== run 1 ==
==> flow/design.v <==
`timescale 1ns / 1ps
module lms_core #(
    parameter WIDTH = 16,
    parameter FRAC  = 8
)(
    input wire clk,
    input wire rst,
    input wire start,
    input wire signed [WIDTH-1:0] x_in,
    input wire signed [WIDTH-1:0] d_in,
    output reg signed [WIDTH-1:0] y_out,
    output reg signed [WIDTH-1:0] e_out,
    output reg done
);
    localparam signed [WIDTH-1:0] MU_FIXED = 16'd2; 
    reg signed [WIDTH-1:0] w0, w1, w2, w3, w4, w5, w6, w7;
    reg signed [WIDTH-1:0] x0, x1, x2, x3, x4, x5, x6, x7;
    reg [4:0] bit_idx;       
    reg signed [31:0] acc;       
    reg signed [WIDTH-1:0] w_sum;  
    reg signed [WIDTH-1:0] slice_reg; 
    reg signed [31:0] slice_shifted;
    reg signed [WIDTH-1:0] term0, term1, term2, term3, term4, term5, term6, term7;
    reg [2:0] state;
    localparam IDLE = 0, CALC_OFFSET = 1, CALC_SLICE = 2, CALC_ACC = 3, CALC_E = 4, UPDATE_W = 5;
    function signed [WIDTH-1:0] fixed_mul;
        input signed [WIDTH-1:0] a, b;
        reg signed [2*WIDTH-1:0] res;
        begin
            res = a * b;
            fixed_mul = res >>> FRAC;
        end
    endfunction
    always @(posedge clk) begin
        if (rst) begin
            w0<=0; w1<=0; w2<=0; w3<=0; w4<=0; w5<=0; w6<=0; w7<=0;
            x0<=0; x1<=0; x2<=0; x3<=0; x4<=0; x5<=0; x6<=0; x7<=0;
            y_out <= 0; e_out <= 0; done <= 0;
            state <= IDLE;
        end else begin
            case (state)
                IDLE: begin
                    done <= 0;
                    if (start) begin
                        x7<=x6; x6<=x5; x5<=x4; x4<=x3; x3<=x2; x2<=x1; x1<=x0;
                        x0 <= x_in;
                        state <= CALC_OFFSET;
                    end
                end
                CALC_OFFSET: begin
                    w_sum = w0 + w1 + w2 + w3 + w4 + w5 + w6 + w7;
                    acc <= -w_sum; 
                    bit_idx <= 0; 
                    state <= CALC_SLICE;
                end
                CALC_SLICE: begin
                    if (bit_idx == WIDTH-1) begin
                         slice_reg <= (x0[bit_idx] ? -w0 : w0) + 
                                      (x1[bit_idx] ? -w1 : w1) + 
                                      (x2[bit_idx] ? -w2 : w2) + 
                                      (x3[bit_idx] ? -w3 : w3) + 
                                      (x4[bit_idx] ? -w4 : w4) + 
                                      (x5[bit_idx] ? -w5 : w5) + 
                                      (x6[bit_idx] ? -w6 : w6) + 
                                      (x7[bit_idx] ? -w7 : w7);
                    end else begin
                         slice_reg <= (x0[bit_idx] ? w0 : -w0) + 
                                      (x1[bit_idx] ? w1 : -w1) + 
                                      (x2[bit_idx] ? w2 : -w2) + 
                                      (x3[bit_idx] ? w3 : -w3) + 
                                      (x4[bit_idx] ? w4 : -w4) + 
                                      (x5[bit_idx] ? w5 : -w5) + 
                                      (x6[bit_idx] ? w6 : -w6) + 
                                      (x7[bit_idx] ? w7 : -w7);
                    end
                    state <= CALC_ACC;
                end
                CALC_ACC: begin
                    slice_shifted = {{16{slice_reg[15]}}, slice_reg};
                    acc <= acc + (slice_shifted <<< bit_idx);
                    if (bit_idx == WIDTH-1)
                        state <= CALC_E;
                    else begin
                        bit_idx <= bit_idx + 1;
                        state <= CALC_SLICE;
                    end
                end
                CALC_E: begin
                    y_out <= acc >>> 9;
                    e_out <= d_in - (acc >>> 9);
                    state <= UPDATE_W;
                end
                UPDATE_W: begin
                    term0 = fixed_mul(MU_FIXED, x0);
                    term1 = fixed_mul(MU_FIXED, x1);
                    term2 = fixed_mul(MU_FIXED, x2);
                    term3 = fixed_mul(MU_FIXED, x3);
                    term4 = fixed_mul(MU_FIXED, x4);
                    term5 = fixed_mul(MU_FIXED, x5);
                    term6 = fixed_mul(MU_FIXED, x6);
                    term7 = fixed_mul(MU_FIXED, x7);
                    if (e_out > 0) begin
                        w0 <= w0 + term0; w1 <= w1 + term1; w2 <= w2 + term2; w3 <= w3 + term3;
                        w4 <= w4 + term4; w5 <= w5 + term5; w6 <= w6 + term6; w7 <= w7 + term7;
                    end else if (e_out < 0) begin
                        w0 <= w0 - term0; w1 <= w1 - term1; w2 <= w2 - term2; w3 <= w3 - term3;
                        w4 <= w4 - term4; w5 <= w5 - term5; w6 <= w6 - term6; w7 <= w7 - term7;
                    end
                    done <= 1;
                    state <= IDLE;
                end
            endcase
        end
    end
endmodule
export LEC_CHECK = 0
export ABC_AREA = 1
export CAP_MARGIN = 20
export CELL_PAD_IN_SITES_DETAIL_PLACEMENT = 0
export CORE_ASPECT_RATIO = 1.26
export CORE_MARGIN = 2
export CORE_UTILIZATION = 26
export CTS_CLUSTER_DIAMETER = 317
export GPL_ROUTABILITY_DRIVEN = 0
export GPL_TIMING_DRIVEN = 0
export MIN_ROUTING_LAYER = met1
export PLACE_DENSITY = 0.94
export SETUP_SLACK_MARGIN = 0.07
export SLEW_MARGIN = 20
create_clock -name core_clock -period 4.8 [get_ports {clk}]
run.sh (not shown) runs the stock make flow with config.mk's settings and CLKGATE_MAP_FILE=.
Run 1 did not finish: a tool error stopped it during global routing (5_1_grt).
## Diff of input files: run 2 against run 1
- clearing CORE_ASPECT_RATIO, which used to be 1.26
- clearing CELL_PAD_IN_SITES_DETAIL_PLACEMENT, which used to be 0
- clearing GPL_ROUTABILITY_DRIVEN, which used to be 0
- swapping 0.07 for 1.22 in SETUP_SLACK_MARGIN
- swapping 0.94 for 0.67 in PLACE_DENSITY
- swapping 26 for 72 in CORE_UTILIZATION
- clearing CTS_CLUSTER_DIAMETER, which used to be 317
- clearing GPL_TIMING_DRIVEN, which used to be 0
- clearing MIN_ROUTING_LAYER, which used to be met1
- clearing ABC_AREA, which used to be 1
- swapping 4.8 for 7.03 in the clock period (ns, I/O delays scaled along)
[summary]
Changes observed in run 2 relative to run 1: die area down 64%; count of instantiated cells in the yosys netlist down 707; starting density of the core up 46 points; post-cts gate resize count down about 75%; CTS buffer count up 2.6%. Run 2 against run 1: post-synthesis cell type count went up; total standard cell area after synthesis went down; post-synth area from yosys stat went down; count of buffers inserted at the top-level ports went up. Run 2 -> run 1: sequential element share of the synthesized area flat. The flow did not stop early for run 2: all stages ran, and the layout cleared the timing, design-rule and antenna checks. Measured against run 2, the count of mapped cells out of synthesis of run 1 comes out at 1.16 times the reference value.
## Diff of input files: run 3 against run 2
- a change of CORE_UTILIZATION from 72 to 51
- a deleted PLACE_DENSITY that had been 0.67
- a deleted SETUP_SLACK_MARGIN that had been 1.22
- a change of the clock period (ns, I/O delays scaled along) from 7.03 to 7.42
### Flow results
Per the final summary, run 3 finished and its layout is clean on timing, DRC and antenna.
Minimum setup slack after placement was higher in run 3 than in run 2.
On power of the clock network, run 2 tracks run 3 almost exactly.
Run 3 vs. run 2: routed wire length went down by about 1.7%.
Higher fraction of the core area occupied by cells at floorplan goes to run 2 over run 3.
Run 3 against run 2: first-pass iteration count of the detailed router decreased by 1 relative to the old numbers; clock-pin slew of the registers on the worst-case setup and hold paths stayed essentially flat.
Relative to run 2, internal power summed over all cells has decreased by 2.8% in run 3.
Changes observed in run 3 relative to run 2: final instance area shrank by 0.0011 mm^2; global-route wire length before repair shrank by 0.61%.
Power and IR drop assume default switching activity.
